==> flow/design.v (excerpt) <==
module LMFE ( clk, reset, Din, in_en, busy, out_valid, Dout, mem_cen, mem_wen, mem_addr, mem_d, mem_q);
Size: ~4300 cells after synthesis, roughly 38000 sq um of cells after synthesis.
==> flow/config.mk <==
export PLATFORM = sky130hd
export DESIGN_NAME = LMFE
export DESIGN_NICKNAME = LMFE
export VERILOG_FILES = /design/flow/design.v
export SDC_FILE = /design/flow/constraint.sdc
export NUM_CORES = 4
export LEC_CHECK = 0
export CAP_MARGIN = 0
export CELL_PAD_IN_SITES_DETAIL_PLACEMENT = 1
export CELL_PAD_IN_SITES_GLOBAL_PLACEMENT = 2
export CORE_ASPECT_RATIO = 1.06
export CORE_MARGIN = 2
export CORE_UTILIZATION = 20
export CTS_CLUSTER_SIZE = 81
export GPL_TIMING_DRIVEN = 0
export HOLD_SLACK_MARGIN = -0.06
export MIN_ROUTING_LAYER = met2
export PLACE_DENSITY_LB_ADDON = 0.28
export SLEW_MARGIN = 40
==> flow/constraint.sdc <==
create_clock -name core_clock -period 4.57 [get_ports {clk}]
set_input_delay 0.9140 -clock core_clock [delete_from_list [all_inputs] [get_ports {clk}]]
set_output_delay 0.9140 -clock core_clock [all_outputs]
set_load 0.01 [all_outputs]
run.sh (not shown) runs the stock make flow with config.mk's settings and CLKGATE_MAP_FILE=.
Rerun with:
==> flow/config.mk (replaced) <==
export PLATFORM = sky130hd
export DESIGN_NAME = LMFE
export DESIGN_NICKNAME = LMFE
export VERILOG_FILES = /design/flow/design.v
export SDC_FILE = /design/flow/constraint.sdc
export NUM_CORES = 4
export LEC_CHECK = 0
export CAP_MARGIN = 20
export CORE_MARGIN = 2
export CORE_UTILIZATION = 70
export SLEW_MARGIN = 20
==> flow/constraint.sdc (replaced) <==
create_clock -name core_clock -period 3.5 [get_ports {clk}]
set_input_delay 0.7000 -clock core_clock [delete_from_list [all_inputs] [get_ports {clk}]]
set_output_delay 0.7000 -clock core_clock [all_outputs]
set_load 0.01 [all_outputs]
Effect: Synthesized area is unchanged; worst setup slack is better by 40 ps; worst hold slack is about the same; via count shrinks by 31%; fmax goes up by 34%; routed wire length decreases by 44%; final cell count goes down by 27%; core utilization increases by 54 points; clock skew decreases by 31 ps.

* * *

Setup of job 9087:
Starting RTL as in the previous note.
clock: 2.64 ns
lec_check: 0
abc_area: 1
cap_margin: 25
cell_pad_in_sites_detail_placement: 1
cell_pad_in_sites_global_placement: 0
core_aspect_ratio: 1.28
core_margin: 9
core_utilization: 42
cts_cluster_size: 54
gpl_routability_driven: 0
hold_slack_margin: 0.23
max_routing_layer: met4
min_routing_layer: met1
place_density_lb_addon: 0.18
setup_slack_margin: 0.63
slew_margin: 10
What ended job 9087 was a tool error in 5_1_grt; the run never finished.
What job 3732 does differently from job 9087 at the input level:
# job 9087
export LEC_CHECK = 0
export ABC_AREA = 1
export CAP_MARGIN = 25
export CELL_PAD_IN_SITES_DETAIL_PLACEMENT = 1
export CELL_PAD_IN_SITES_GLOBAL_PLACEMENT = 0
export CORE_ASPECT_RATIO = 1.28
export CORE_MARGIN = 9
export CORE_UTILIZATION = 42
export CTS_CLUSTER_SIZE = 54
export GPL_ROUTABILITY_DRIVEN = 0
export HOLD_SLACK_MARGIN = 0.23
export MAX_ROUTING_LAYER = met4
export MIN_ROUTING_LAYER = met1
export PLACE_DENSITY_LB_ADDON = 0.18
export SETUP_SLACK_MARGIN = 0.63
export SLEW_MARGIN = 10
create_clock -name core_clock -period 2.64 [get_ports {clk}]
# job 3732
export LEC_CHECK = 0
export ABC_AREA = 1
export CAP_MARGIN = 15
export CORE_MARGIN = 2
export CORE_UTILIZATION = 70
export CTS_CLUSTER_DIAMETER = 363
export SLEW_MARGIN = 20
create_clock -name core_clock -period 2.7 [get_ports {clk}]
## What came out
- The log for job 3732 ends in 5_1_grt with error GRT-0232, so the run never completed.
- Post-placement cell area shrinks by a few percent when moving from job 9087 to job 3732.
- Comparing job 9087 against job 3732, there is no change at all in post-synthesis compound-gate area fraction.
- Job 3732 vs. job 9087: vertical extent of the die decreased by about 34% relative to the old numbers, half-perimeter wire length of the detailed placement result decreased by 19% relative to the old numbers.
- Higher number of gates resized after cts was reported by job 9087, not job 3732.
- Reported for job 3732 and job 9087, number of top-level design ports turned out identical to the last digit.
- Across both runs, total CTS buffers was lower for job 3732 than for job 9087.
- When job 3732 is measured against job 9087, its initial core utilization turns out 29 points higher.
- Floorplan die width: job 3732 < job 9087
- Overall die area delta for job 3732 relative to job 9087: about 45% lower
The inputs of job 3242 differ from those of job 3732 as listed below.
# job 3732
export LEC_CHECK = 0
export ABC_AREA = 1
export CAP_MARGIN = 15
export CORE_MARGIN = 2
export CORE_UTILIZATION = 70
export CTS_CLUSTER_DIAMETER = 363
export SLEW_MARGIN = 20
create_clock -name core_clock -period 2.7 [get_ports {clk}]
# job 3242
export LEC_CHECK = 0
export CAP_MARGIN = 20
export CORE_MARGIN = 2
export CORE_UTILIZATION = 36
export SLEW_MARGIN = 20
create_clock -name core_clock -period 8.77 [get_ports {clk}]
==> comparison <==
Job 3242 completed; timing, DRC and antenna clean
Any difference in synthesized-area fraction occupied by adder cells between job 3732 and job 3242 is small enough to ignore.
Compared with job 3732, job 3242 shows placeable core region that has gone up by more than half.
Synthesized cell count: job 3242 and job 3732 compared, lower one is job 3242

* * *

Starting RTL as in the previous note.
clock: 2.85 ns
lec_check: 0
cap_margin: 0
cell_pad_in_sites_detail_placement: 1
cell_pad_in_sites_global_placement: 2
core_aspect_ratio: 1.06
core_margin: 2
core_utilization: 20
cts_cluster_diameter: 77
cts_cluster_size: 30
gpl_routability_driven: 0
gpl_timing_driven: 0
max_routing_layer: met4
min_routing_layer: met2
place_density_lb_addon: 0.28
slew_margin: 40
The baseline reached the layout checks and failed them: setup timing.
Next try:
Settings changed: CAP_MARGIN 0 to 20, CELL_PAD_IN_SITES_DETAIL_PLACEMENT 1 to not set, CELL_PAD_IN_SITES_GLOBAL_PLACEMENT 2 to not set, CORE_ASPECT_RATIO 1.06 to not set, CORE_UTILIZATION 20 to 40, CTS_CLUSTER_DIAMETER 77 to not set, CTS_CLUSTER_SIZE 30 to not set, GPL_ROUTABILITY_DRIVEN 0 to not set, GPL_TIMING_DRIVEN 0 to not set, MAX_ROUTING_LAYER met4 to not set, MIN_ROUTING_LAYER met2 to not set, PLACE_DENSITY_LB_ADDON 0.28 to not set, SLEW_MARGIN 40 to 20.
Clock period 2.85 ns to 4.21 ns, I/O delays scaled along.
Result: The changed run passed the timing, design-rule and antenna checks; flip-flop count stays the same; count of clock-buffer cells in the layout is higher by 11; worst setup slack is better by 1.0 ns; maximum frequency fell by roughly a tenth; final area is lower by about a fifth.

* * *

Starting RTL as in the previous note.
// LMFE
module LMFE ( clk, reset, Din, in_en, busy, out_valid, Dout, mem_cen, mem_wen, mem_addr, mem_d, mem_q);
input   clk;
input   reset;
input   in_en;
output  busy;
output  out_valid;
input   [7:0]  Din;
output  [7:0]  Dout;
output  mem_cen;
output  mem_wen;
output  [9:0]  mem_addr;
output  [7:0]  mem_d;
input   [7:0]  mem_q;
wire [7:0] med_d_w;
wire med_en_w;
wire med_del_w;
wire newline_w;
control MainCT( .clk(clk), .rst(reset), .data_in(Din), .in_en(in_en), .busy(busy), .med_data(med_d_w), .med_en(med_en_w), .med_del(med_del_w), .cen(mem_cen), .wen(mem_wen), .addr(mem_addr), .memd(mem_d), .memq(mem_q), .out_valid(out_valid), .newline(newline_w));
insert_sort med(.clk(clk), .rst(reset) , .data_valid(med_en_w) , .data_in(med_d_w), .data_out(Dout), .del_valid(med_del_w), .newline(newline_w)); 
endmodule
clock: 3.47 ns
lec_check: 0
abc_area: 1
cap_margin: 10
cell_pad_in_sites_global_placement: 0
core_aspect_ratio: 1.06
core_margin: 2
core_utilization: 70
cts_cluster_size: 81
gpl_timing_driven: 1
hold_slack_margin: 0.29
min_routing_layer: met1
place_density: 0.65
setup_slack_margin: 0.57
slew_margin: 20
The starting point finished with timing, DRC and antenna clean.
Edit:
HOLD_SLACK_MARGIN = -0.06   (was 0.29)
PLACE_DENSITY = default   (was 0.65)
SETUP_SLACK_MARGIN = -0.13   (was 0.57)
clock period = 2.41 ns   (was 3.47 ns; I/O delays follow)
With this change the flow aborted during global routing (5_1_grt) on GRT-0232.
Synthesized area is unchanged.
Die size stays the same.
Synthesized cell count does not change.
Edit:
CAP_MARGIN = 20   (was 10)
CELL_PAD_IN_SITES_GLOBAL_PLACEMENT = default   (was 0)
CORE_ASPECT_RATIO = default   (was 1.06)
CTS_CLUSTER_DIAMETER = 371   (was default)
CTS_CLUSTER_SIZE = default   (was 81)
GPL_TIMING_DRIVEN = default   (was 1)
HOLD_SLACK_MARGIN = default   (was -0.06)
MIN_ROUTING_LAYER = default   (was met1)
SETUP_SLACK_MARGIN = default   (was -0.13)
clock period = 2.82 ns   (was 2.41 ns; I/O delays follow)
- With this change the flow produced a layout that fails on negative setup slack
- area after synthesis stays the same
- synthesized cell count is unchanged
- die size stays flat

* * *

Starting RTL as in the previous note.
clock: 2.85 ns
lec_check: 0
cap_margin: 0
cell_pad_in_sites_detail_placement: 1
cell_pad_in_sites_global_placement: 2
core_aspect_ratio: 1.06
core_margin: 2
core_utilization: 20
cts_cluster_diameter: 77
cts_cluster_size: 69
gpl_routability_driven: 0
gpl_timing_driven: 0
max_routing_layer: met4
min_routing_layer: met1
place_density_lb_addon: 0.28
slew_margin: 40
The baseline reached the layout checks and failed them: setup timing.
Edit:
CAP_MARGIN = 20   (was 0)
CELL_PAD_IN_SITES_DETAIL_PLACEMENT = unset   (was 1)
CELL_PAD_IN_SITES_GLOBAL_PLACEMENT = unset   (was 2)
CORE_ASPECT_RATIO = unset   (was 1.06)
CORE_UTILIZATION = 68   (was 20)
CTS_CLUSTER_DIAMETER = 371   (was 77)
CTS_CLUSTER_SIZE = unset   (was 69)
GPL_ROUTABILITY_DRIVEN = unset   (was 0)
GPL_TIMING_DRIVEN = unset   (was 0)
MAX_ROUTING_LAYER = unset   (was met4)
MIN_ROUTING_LAYER = unset   (was met1)
PLACE_DENSITY_LB_ADDON = unset   (was 0.28)
SLEW_MARGIN = 20   (was 40)
clock period = 3.5 ns   (was 2.85 ns; I/O delays follow)
This time the run completed without violations.
Routed wire length went down by 43%.
Register-to-register slack improves by 0.61 ns.
Non-clock buffer count falls by 253.
Clock skew went down by 0.025 ns.
Final area went down by 17%.
Setup slack is better by 0.61 ns.
Clock-buffer cell count grows by 8.

* * *

Setup of run A:
LMFE again, from the RTL that the note above started with.
clock: 2.91 ns
lec_check: 0
abc_area: 1
cap_margin: 15
core_margin: 2
core_utilization: 70
cts_cluster_diameter: 93
hold_slack_margin: -0.1
setup_slack_margin: 0.19
slew_margin: 20
The flow for run A finished, though final verification flagged negative setup slack.
diff inputs: run A => run B
- swapping 15 for 20 in CAP_MARGIN
- clearing HOLD_SLACK_MARGIN, which used to be -0.1
- clearing ABC_AREA, which used to be 1
- swapping 70 for 68 in CORE_UTILIZATION
- clearing CTS_CLUSTER_DIAMETER, which used to be 93
- putting CTS_CLUSTER_SIZE at 45 where nothing was set
- clearing SETUP_SLACK_MARGIN, which used to be 0.19
- swapping 2.91 for 4.88 in the clock period (ns, I/O delays scaled along)
Compared with run A, run B ends up with less cell area. Of run A and run B, just one finished clean: run B. Period utilization (higher): run A.
Here is what was changed in the inputs of run C compared with run B.
- changing CORE_UTILIZATION from 68 to 72
- setting ABC_AREA to 1 for the first time
- removing CTS_CLUSTER_SIZE (formerly 45)
- changing the clock period (ns, I/O delays scaled along) from 4.88 to 5.38
==> results <==
The flow did not stop early for run C: all stages ran, and the layout cleared the timing, design-rule and antenna checks.
Die size: run C is under run B
What run C reported for net count after synthesis has to be multiplied by 0.861 to get the figure for run B.
Cell count along the critical path in run C is 5 higher than in run B
Diff run B -> run C | non-clock buffer count | decrease of 44
~same number of buffers inserted during clock tree synthesis in run C and run B
As far as number of max-cap violations goes, run B and run C are indistinguishable; the numbers are identical.
Changes observed in run C relative to run B: final area shows a reduction of about 2.4%; number of clock buffers in the layout shows an increase of 11%.
Summary of the comparison: post-DP HPWL is higher in run C, relative to run B.
Edits applied to the flow inputs when going from run C to run D:
- ABC_AREA: 1 -> unset
- CORE_UTILIZATION: 72 -> 40
- the clock period (ns, I/O delays scaled along): 5.38 -> 6.0
--- outcome ---
- The overall routed net length of run D falls short of that of run C by 5.9%.
- Run D against run C: overall die height higher.
- On run D: global-route usage over all layers is 20 points lower than what run C gave.
- Run D: number of standard cells in the final layout excluding fillers is 3.0% lower than what run C reported.
- Lower final worst-path setup slack was reported by run C, not run D.
- Run D vs run C, number of buffers and inverters on the critical path went down by 4.
- Diff run D..run C | number of routed nets with antenna violations | unchanged
- Compared to run C, run D has final-layout clock buffer total 4.5% lower.
[inputs] run E vs run D
- TNS_END_PERCENT: unset -> 60
- CORE_MARGIN: 2 -> 3
- HOLD_SLACK_MARGIN: unset -> -0.06
==> results <==
Going from run D to run E, relative slew slack has decreased; pin count of the biggest net entering global routing moved down. Run E vs. run D: critical path depth went up by 1. Between run D and run E, the die area is lower for run D. Cmp run E vs run D: portion of the clock cycle consumed by the worst path in the final layout lower in run E.

* * *

LMFE again, from the RTL that the note above started with.
export LEC_CHECK = 0
export ABC_AREA = 1
export CAP_MARGIN = 0
export CORE_MARGIN = 2
export CORE_UTILIZATION = 70
export CTS_CLUSTER_DIAMETER = 377
export CTS_CLUSTER_SIZE = 45
export SETUP_SLACK_MARGIN = 0.81
export SLEW_MARGIN = 20
create_clock -name core_clock -period 3.36 [get_ports {clk}]
The starting point aborted during global routing with DPL-0038.
Change:
ABC_AREA = default   (was 1)
CAP_MARGIN = 20   (was 0)
CORE_UTILIZATION = 65   (was 70)
CTS_CLUSTER_DIAMETER = default   (was 377)
CTS_CLUSTER_SIZE = default   (was 45)
SETUP_SLACK_MARGIN = default   (was 0.81)
clock period = 3.25 ns   (was 3.36 ns; I/O delays follow)
With this change the flow finished clean.
Synthesized area is higher slightly.
Synthesized cell count is lower by about a fifth.
Die size is higher by a little under a tenth.

* * *

LMFE again, from the RTL that the note above started with.
export LEC_CHECK = 0
export CAP_MARGIN = 15
export CELL_PAD_IN_SITES_GLOBAL_PLACEMENT = 1
export CORE_ASPECT_RATIO = 0.83
export CORE_MARGIN = 10
export CORE_UTILIZATION = 40
export CTS_CLUSTER_SIZE = 23
export GPL_ROUTABILITY_DRIVEN = 1
export HOLD_SLACK_MARGIN = -0.06
export MAX_ROUTING_LAYER = met4
export PLACE_DENSITY_LB_ADDON = 0.16
export SETUP_SLACK_MARGIN = 0.61
export SLEW_MARGIN = 20
export TNS_END_PERCENT = 60
create_clock -name core_clock -period 6.0 [get_ports {clk}]
The baseline ran to the end with no violations.
Rerun with:
==> flow/config.mk (replaced) <==
export PLATFORM = sky130hd
export DESIGN_NAME = LMFE
export DESIGN_NICKNAME = LMFE
export VERILOG_FILES = /design/flow/design.v
export SDC_FILE = /design/flow/constraint.sdc
export NUM_CORES = 4
export LEC_CHECK = 0
export CAP_MARGIN = 20
export CELL_PAD_IN_SITES_GLOBAL_PLACEMENT = 3
export CORE_MARGIN = 2
export CORE_UTILIZATION = 40
export GPL_ROUTABILITY_DRIVEN = 0
export HOLD_SLACK_MARGIN = 0.23
export MAX_ROUTING_LAYER = met4
export MIN_ROUTING_LAYER = met2
export PLACE_DENSITY_LB_ADDON = 0.15
export SLEW_MARGIN = 20
Result:
- The new run produced a clean layout
- wire length climbs by 7.2%
- via count climbs by 41%
- count of clock-buffer cells in the layout climbs by 10
